==> branch willow <==
// milestone1
module milestone1 (
	input logic CLOCK_50_I,                    
	input logic resetn,
	input  logic            M1_en,
	output  logic            M1_end,
	output logic   [17:0]   SRAM_address,
	input  logic   [15:0]   SRAM_read_data,
	output logic   [15:0]   SRAM_write_data,
	output logic            SRAM_we_n
);
make LEC_CHECK=0 CAP_MARGIN=20 CORE_MARGIN=2 CORE_UTILIZATION=70 CTS_CLUSTER_DIAMETER=235 CTS_CLUSTER_SIZE=79 HOLD_SLACK_MARGIN=-0.09 MAX_ROUTING_LAYER=met4 PLACE_DENSITY_LB_ADDON=0.02 SETUP_SLACK_MARGIN=2.47 SLEW_MARGIN=20 TNS_END_PERCENT=5 finish   # period 9.26 ns
run.sh (not shown) runs the stock make flow with config.mk's settings and CLKGATE_MAP_FILE=.
==> branch juniper (differences from branch willow) <==
Settings changed: CORE_UTILIZATION 70 to 40, CTS_CLUSTER_DIAMETER 235 to unset, CTS_CLUSTER_SIZE 79 to unset, HOLD_SLACK_MARGIN -0.09 to unset, MAX_ROUTING_LAYER met4 to unset, PLACE_DENSITY_LB_ADDON 0.02 to unset, SETUP_SLACK_MARGIN 2.47 to 1.73, TNS_END_PERCENT 5 to unset.
==> flow/constraint.sdc (replaced) <==
create_clock -name core_clock -period 12.5 [get_ports {CLOCK_50_I}]
set_input_delay 2.5000 -clock core_clock [delete_from_list [all_inputs] [get_ports {CLOCK_50_I}]]
set_output_delay 2.5000 -clock core_clock [all_outputs]
set_load 0.01 [all_outputs]
==> qor summary <==
Status: branch willow aborted with a tool error; branch juniper complete, no violations
Last stage reached: branch willow 5_1_grt; branch juniper -
Width of the die: branch willow 303 um; branch juniper 400 um
Maximum buffer depth of the clock tree: branch willow 3; branch juniper 3
Synthesized flop and latch total: branch willow 612; branch juniper 612
Mux share of post-synthesis cell area: branch willow 2.32%; branch juniper 2.32%
Xor/xnor share: branch willow 6.14%; branch juniper 6.14%
Clock H-tree levels: branch willow 1; branch juniper 3
Initial core utilization: branch willow 70.7%; branch juniper 40.2%
Vert. Die Dim: branch willow 303 um; branch juniper 400 um
Post-placement cell area: branch willow 73300 um2; branch juniper 65900 um2
Count of cells resized by post-cts repair: branch willow 387; branch juniper 65
Placed Cells incl. Taps: branch willow 9412; branch juniper 9233
CORE AREA: branch willow 88600 um2; branch juniper 156000 um2
Cell accounting for the most synthesized area: branch willow sky130_fd_sc_hd__dfrtp_1; branch juniper sky130_fd_sc_hd__dfrtp_1
Total setup buffers inserted after CTS: branch willow 47; branch juniper 6
Clock buffers created by TritonCTS: branch willow 12; branch juniper 75
Area of the die: branch willow 92000 um2; branch juniper 160000 um2
Number of rows created at floorplan: branch willow 109; branch juniper 145
Placed wire-length estimate: branch willow 164000 um; branch juniper 148000 um
Adder Area Share: branch willow 24.9%; branch juniper 24.9%
Last weighted congestion value of the routability-driven placer: branch willow 1.06; branch juniper 0.994
Pre-CTS setup slack: branch willow -0.868 ns; branch juniper 0.598 ns
Chip area in the Yosys report: branch willow 62700 um2; branch juniper 62700 um2

---

==> build 18 <==
milestone1 again, from the RTL that the note above started with.
Design milestone1, start of the top module:
module milestone1 (
	input logic CLOCK_50_I,                    
	input logic resetn,
	input  logic            M1_en,
	output  logic            M1_end,
	output logic   [17:0]   SRAM_address,
	input  logic   [15:0]   SRAM_read_data,
	output logic   [15:0]   SRAM_write_data,
	output logic            SRAM_we_n
);
typedef enum logic [6:0] {
  S_DELAY1,
	S_IDLE,
	IN_S_0,
	IN_S_1,
	IN_S_2,
	IN_S_3,
	IN_S_4,
	IN_S_5,
	IN_S_6,
	IN_S_7,
	IN_S_8,
	IN_S_9,
	IN_S_10,
	IN_S_11,
	IN_S_12,
	IN_S_13,
	IN_S_14,
	IN_S_15,
	IN_S_16,
	IN_S_17,
	IN_S_18,
	IN_S_19,
	IN_S_20,
	IN_S_21,
	CC_S0_0,
	CC_S0_1,
	CC_S0_2,
	CC_S0_3,
	CC_S0_4,
	CC_S0_5,
	CC_S1_0,
	CC_S1_1,
	CC_S1_2,
	CC_S1_3,
	CC_S1_4,
	CC_S1_5,
	EN_S_0,
	EN_S_1,
	EN_S_2,
	EN_S_3,
	EN_S_4,
	EN_S_5,
	EN_S_6,
	EN_S_7,
	EN_S_8,
	EN_S_9,
	EN_S_10,
	EN_S_11,
	EN_S_12,
	EN_S_13,
	EN_S_14,
	EN_S_15,
	EN_S_16,
	EN_S_17,
	EN_S_18,
	EN_S_19,
	EN_S_20,
	EN_S_21,
	EN_S_22,
	EN_S_23,
	EN_S_24,
	EN_S_25,
	EN_S_26,
	EN_S_27
} M1_state;
M1_state state;
parameter Yaddress = 18'd0,
Uaddress = 18'd38400,
Vaddress = 18'd57600,
RGBaddress = 18'd146944;
  ...
export LEC_CHECK = 0
export ABC_AREA = 1
export CAP_MARGIN = 10
export CORE_MARGIN = 2
export CORE_UTILIZATION = 68
export CTS_CLUSTER_DIAMETER = 156
export CTS_CLUSTER_SIZE = 29
export MAX_ROUTING_LAYER = met4
export SLEW_MARGIN = 40
create_clock -name core_clock -period 7.79 [get_ports {CLOCK_50_I}]
==> trial 52: changes against build 18 <==
==> flow/config.mk (replaced) <==
export PLATFORM = sky130hd
export DESIGN_NAME = milestone1
export DESIGN_NICKNAME = milestone1
export VERILOG_FILES = /design/flow/design.v
export SDC_FILE = /design/flow/constraint.sdc
export NUM_CORES = 4
export LEC_CHECK = 0
export CAP_MARGIN = 20
export CORE_MARGIN = 2
export CORE_UTILIZATION = 71
export MAX_ROUTING_LAYER = met4
export SLEW_MARGIN = 20
==> flow/constraint.sdc (replaced) <==
create_clock -name core_clock -period 8.32 [get_ports {CLOCK_50_I}]
set_input_delay 1.6640 -clock core_clock [delete_from_list [all_inputs] [get_ports {CLOCK_50_I}]]
set_output_delay 1.6640 -clock core_clock [all_outputs]
set_load 0.01 [all_outputs]
==> build 70: changes against build 18 <==
==> flow/config.mk (replaced) <==
export PLATFORM = sky130hd
export DESIGN_NAME = milestone1
export DESIGN_NICKNAME = milestone1
export VERILOG_FILES = /design/flow/design.v
export SDC_FILE = /design/flow/constraint.sdc
export NUM_CORES = 4
export LEC_CHECK = 0
export CAP_MARGIN = 20
export CORE_MARGIN = 2
export CORE_UTILIZATION = 29
export SLEW_MARGIN = 20
==> flow/constraint.sdc (replaced) <==
create_clock -name core_clock -period 12.5 [get_ports {CLOCK_50_I}]
set_input_delay 2.5000 -clock core_clock [delete_from_list [all_inputs] [get_ports {CLOCK_50_I}]]
set_output_delay 2.5000 -clock core_clock [all_outputs]
set_load 0.01 [all_outputs]
==> summary of the runs <==
Build 18 stopped in global routing (5_1_grt). Trial 52 failed in global routing (5_1_grt), error GRT-0116. Build 70 passed the timing, DRC and antenna checks.
Of build 18 and build 70, build 18 has the higher synthesized cell count (gap about 28%, measured against build 70).
Die size, highest first: build 70, build 18, trial 52.
In trial 52 the synthesized area is smaller than in build 18, by about 6%.
==> figures <==
quantity                                                                  build 18                  trial 52                build 70
Result of the run                                           stopped before the end    stopped before the end  no timing/DRC/antenna violations
Failing step                                              global routing (5_1_grt)  global routing (5_1_grt)                       -
Post-synthesis cell count from yosys                                          9347                      7323                    7323
Leading cell type by number of instances after synthesis  sky130_fd_sc_hd__nand2_1    sky130_fd_sc_hd__inv_1  sky130_fd_sc_hd__inv_1
Cts bufs inserted                                                               25                        73                      77
Area share, top type                                                         22.3%                     23.7%                   23.7%
Portion of netlist area occupied by mux cells                              0.0299%                     2.32%                   2.32%
Setup Buffers After CTS                                                        277                       173                       0
Number of unique standard cell types used by synthesis                          80                       116                     116
Gate count of the mapped netlist                                              9347                      7323                    7323
Final GP Congestion                                                           1.10                      1.07                   0.940
AND/OR/NAND/NOR Cells, Area Fraction                                         23.7%                     14.3%                   14.3%
DP Worst Slack                                                            -1100 ps                  -2040 ps                  732 ps

---

==> 02-27 <==
milestone1 again, from the RTL that the note above started with.
export LEC_CHECK = 0
export CAP_MARGIN = 20
export CORE_MARGIN = 2
export CORE_UTILIZATION = 70
export CTS_CLUSTER_DIAMETER = 235
export CTS_CLUSTER_SIZE = 41
export HOLD_SLACK_MARGIN = 0.29
export MAX_ROUTING_LAYER = met4
export PLACE_DENSITY_LB_ADDON = 0.02
export SETUP_SLACK_MARGIN = 2.47
export SLEW_MARGIN = 20
create_clock -name core_clock -period 9.26 [get_ports {CLOCK_50_I}]
==> 09-18: changes against 02-27 <==
==> flow/config.mk (replaced) <==
export PLATFORM = sky130hd
export DESIGN_NAME = milestone1
export DESIGN_NICKNAME = milestone1
export VERILOG_FILES = /design/flow/design.v
export SDC_FILE = /design/flow/constraint.sdc
export NUM_CORES = 4
export LEC_CHECK = 0
export CAP_MARGIN = 20
export CORE_MARGIN = 2
export CORE_UTILIZATION = 40
export SLEW_MARGIN = 20
==> flow/constraint.sdc (replaced) <==
create_clock -name core_clock -period 12.5 [get_ports {CLOCK_50_I}]
set_input_delay 2.5000 -clock core_clock [delete_from_list [all_inputs] [get_ports {CLOCK_50_I}]]
set_output_delay 2.5000 -clock core_clock [all_outputs]
set_load 0.01 [all_outputs]
==> 02-09: changes against 02-27 <==
--- a/flow/config.mk
+++ b/flow/config.mk
@@ -10,7 +10,4 @@
 export CORE_UTILIZATION = 70
-export CTS_CLUSTER_DIAMETER = 235
 export CTS_CLUSTER_SIZE = 41
 export HOLD_SLACK_MARGIN = 0.29
-export MAX_ROUTING_LAYER = met4
-export PLACE_DENSITY_LB_ADDON = 0.02
 export SETUP_SLACK_MARGIN = 2.47
==> 10-08: changes against 02-27 <==
==> flow/config.mk (replaced) <==
export PLATFORM = sky130hd
export DESIGN_NAME = milestone1
export DESIGN_NICKNAME = milestone1
export VERILOG_FILES = /design/flow/design.v
export SDC_FILE = /design/flow/constraint.sdc
export NUM_CORES = 4
export LEC_CHECK = 0
export CAP_MARGIN = 15
export CORE_MARGIN = 2
export CORE_UTILIZATION = 65
export MAX_ROUTING_LAYER = met4
export SLEW_MARGIN = 20
==> flow/constraint.sdc (replaced) <==
create_clock -name core_clock -period 8.43 [get_ports {CLOCK_50_I}]
set_input_delay 1.6860 -clock core_clock [delete_from_list [all_inputs] [get_ports {CLOCK_50_I}]]
set_output_delay 1.6860 -clock core_clock [all_outputs]
set_load 0.01 [all_outputs]
==> comparison <==
02-09 failed in 5_1_grt. 10-08 never finished: it broke off in 5_1_grt, error GRT-0232. 02-27 failed in 5_1_grt. 09-18 completed without violations. In area after synthesis, 10-08 and 02-09 do not differ. In synthesized cell count, 10-08 and 02-27 do not differ. Die size: 09-18 is larger than 02-27 (74%).

---

==> v7: inputs <==
Starting RTL as in the previous note.
==> flow/config.mk <==
export PLATFORM = sky130hd
export DESIGN_NAME = milestone1
export DESIGN_NICKNAME = milestone1
export VERILOG_FILES = /design/flow/design.v
export SDC_FILE = /design/flow/constraint.sdc
export NUM_CORES = 4
export LEC_CHECK = 0
export CAP_MARGIN = 25
export CELL_PAD_IN_SITES_GLOBAL_PLACEMENT = 3
export CORE_MARGIN = 2
export CORE_UTILIZATION = 70
export PLACE_DENSITY_LB_ADDON = 0.01
export SLEW_MARGIN = 20
export TNS_END_PERCENT = 30
==> flow/constraint.sdc <==
create_clock -name core_clock -period 7.24 [get_ports {CLOCK_50_I}]
set_input_delay 1.4480 -clock core_clock [delete_from_list [all_inputs] [get_ports {CLOCK_50_I}]]
set_output_delay 1.4480 -clock core_clock [all_outputs]
set_load 0.01 [all_outputs]
==> v34: changes against v7 <==
Settings changed: CAP_MARGIN 25 to 15, CELL_PAD_IN_SITES_GLOBAL_PLACEMENT 3 to not set, CORE_UTILIZATION 70 to 65, MAX_ROUTING_LAYER set to met4, PLACE_DENSITY_LB_ADDON 0.01 to not set, TNS_END_PERCENT 30 to not set.
==> flow/constraint.sdc (replaced) <==
create_clock -name core_clock -period 8.38 [get_ports {CLOCK_50_I}]
set_input_delay 1.6760 -clock core_clock [delete_from_list [all_inputs] [get_ports {CLOCK_50_I}]]
set_output_delay 1.6760 -clock core_clock [all_outputs]
set_load 0.01 [all_outputs]
==> v33: changes against v7 <==
Settings changed: CAP_MARGIN 25 to 20, CELL_PAD_IN_SITES_GLOBAL_PLACEMENT 3 to not set, CORE_UTILIZATION 70 to 64, PLACE_DENSITY_LB_ADDON 0.01 to not set, TNS_END_PERCENT 30 to not set.
==> flow/constraint.sdc (replaced) <==
create_clock -name core_clock -period 10.9 [get_ports {CLOCK_50_I}]
set_input_delay 2.1800 -clock core_clock [delete_from_list [all_inputs] [get_ports {CLOCK_50_I}]]
set_output_delay 2.1800 -clock core_clock [all_outputs]
set_load 0.01 [all_outputs]
==> results <==
Placement-stage cell area: v7 -; v33 65600 um2; v34 75500 um2
Total of buffers placed on input and output ports: v7 -; v33 54; v34 54
Maximum clock insertion buffer count: v7 -; v33 3; v34 3
Worst slack at placement: v7 -; v33 -292 ps; v34 -1710 ps
I/O pin total: v7 -; v33 55; v34 55
Height of the chip: v7 303 um; v33 317 um; v34 315 um
Initial core utilization: v7 0.707; v33 0.648; v34 0.658
Number of post-CTS setup repair buffers: v7 -; v33 0; v34 113
CTS-repair resized insts: v7 -; v33 4; v34 400
Horiz. Die Dim: v7 303 um; v33 317 um; v34 315 um
Core Footprint: v7 88600 um2; v33 96900 um2; v34 95300 um2
Number of cell rows: v7 109; v33 114; v34 113
Status: v7 aborted with a tool error; v33 complete, no violations; v34 aborted with a tool error
Stage where the flow stopped: v7 3_1_place_gp_skip_io; v33 -; v34 5_1_grt

---

==> build 82 <==
milestone1 again, from the RTL that the note above started with.
clock: 13.0 ns
lec_check: 0
abc_area: 0
cap_margin: 30
core_aspect_ratio: 0.89
core_margin: 4
core_utilization: 38
gpl_routability_driven: 0
gpl_timing_driven: 0
hold_slack_margin: 0.28
max_routing_layer: met4
slew_margin: 20
tns_end_percent: 5
==> build 74: changes against build 82 <==
ABC_AREA = default   (was 0)
CAP_MARGIN = 20   (was 30)
CORE_ASPECT_RATIO = default   (was 0.89)
CORE_MARGIN = 2   (was 4)
CORE_UTILIZATION = 40   (was 38)
GPL_ROUTABILITY_DRIVEN = default   (was 0)
GPL_TIMING_DRIVEN = default   (was 0)
HOLD_SLACK_MARGIN = default   (was 0.28)
MAX_ROUTING_LAYER = default   (was met4)
TNS_END_PERCENT = default   (was 5)
==> flow/constraint.sdc (replaced) <==
create_clock -name core_clock -period 10.9 [get_ports {CLOCK_50_I}]
set_input_delay 2.1800 -clock core_clock [delete_from_list [all_inputs] [get_ports {CLOCK_50_I}]]
set_output_delay 2.1800 -clock core_clock [all_outputs]
set_load 0.01 [all_outputs]
==> trial 50: changes against build 82 <==
CAP_MARGIN = 15   (was 30)
CORE_ASPECT_RATIO = default   (was 0.89)
CORE_MARGIN = 2   (was 4)
CORE_UTILIZATION = 72   (was 38)
CTS_CLUSTER_SIZE = 14   (was default)
GPL_ROUTABILITY_DRIVEN = default   (was 0)
GPL_TIMING_DRIVEN = default   (was 0)
HOLD_SLACK_MARGIN = default   (was 0.28)
MAX_ROUTING_LAYER = default   (was met4)
SETUP_SLACK_MARGIN = 1.63   (was default)
TNS_END_PERCENT = default   (was 5)
==> flow/constraint.sdc (replaced) <==
create_clock -name core_clock -period 5.43 [get_ports {CLOCK_50_I}]
set_input_delay 1.0860 -clock core_clock [delete_from_list [all_inputs] [get_ports {CLOCK_50_I}]]
set_output_delay 1.0860 -clock core_clock [all_outputs]
set_load 0.01 [all_outputs]
==> trial 73: changes against build 82 <==
ABC_AREA = 1   (was 0)
CAP_MARGIN = 20   (was 30)
CORE_ASPECT_RATIO = default   (was 0.89)
CORE_MARGIN = 2   (was 4)
CORE_UTILIZATION = 40   (was 38)
CTS_CLUSTER_DIAMETER = 185   (was default)
GPL_ROUTABILITY_DRIVEN = default   (was 0)
GPL_TIMING_DRIVEN = default   (was 0)
HOLD_SLACK_MARGIN = default   (was 0.28)
MAX_ROUTING_LAYER = default   (was met4)
TNS_END_PERCENT = default   (was 5)
==> results <==
Outcome: build 82 no timing/DRC/antenna violations; trial 73 no timing/DRC/antenna violations; trial 50 did not finish; build 74 no timing/DRC/antenna violations
Last stage reached: build 82 -; trial 73 -; trial 50 global routing; build 74 -
Mapped Avg Cell Area: build 82 8.56 um2; trial 73 7.15 um2; trial 50 8.56 um2; build 74 8.56 um2
Type of the worst min-delay path: build 82 flop to flop; trial 73 flop to flop; trial 50 -; build 74 flop to flop
Top cell category: build 82 logic gates; trial 73 logic gates; trial 50 -; build 74 logic gates
Uppermost signal routing layer after detailed routing: build 82 met4; trial 73 met4; trial 50 -; build 74 met5
Remaining number of nets flagged by the antenna check after routing: build 82 0; trial 73 0; trial 50 -; build 74 0
Initial Utilization: build 82 38.3%; trial 73 40.1%; trial 50 72.5%; build 74 40.2%
Sort of element at the end of the critical path: build 82 flop; trial 73 flop; trial 50 -; build 74 flop
Fill cell count: build 82 16200; trial 73 17100; trial 50 -; build 74 15200
Placement row count: build 82 140; trial 73 150; trial 50 108; build 74 145
Placed cell areas: build 82 66700 um2; trial 73 69700 um2; trial 50 78000 um2; build 74 67200 um2
Post-route insts no fill: build 82 9778; trial 73 11600; trial 50 -; build 74 9548
# nets final: build 82 8502; trial 73 10300; trial 50 -; build 74 8419
Horizontal die dimension: build 82 439 um; trial 73 413 um; trial 50 299 um; build 74 400 um
Clock tree from TritonCTS: build 82 yes; trial 73 yes; trial 50 -; build 74 yes
Pre-CTS setup slack: build 82 -1.01 ns; trial 73 1.39 ns; trial 50 -5.07 ns; build 74 -0.0329 ns
Area Overhead vs Synth: build 82 10.9%; trial 73 8.44%; trial 50 -; build 74 11.9%
Crit. path cell count: build 82 44; trial 73 43; trial 50 -; build 74 42
Count of final hold-check violations: build 82 0; trial 73 0; trial 50 -; build 74 0
Chip area estimate from yosys synthesis: build 82 62700 um2; trial 73 66900 um2; trial 50 62700 um2; build 74 62700 um2
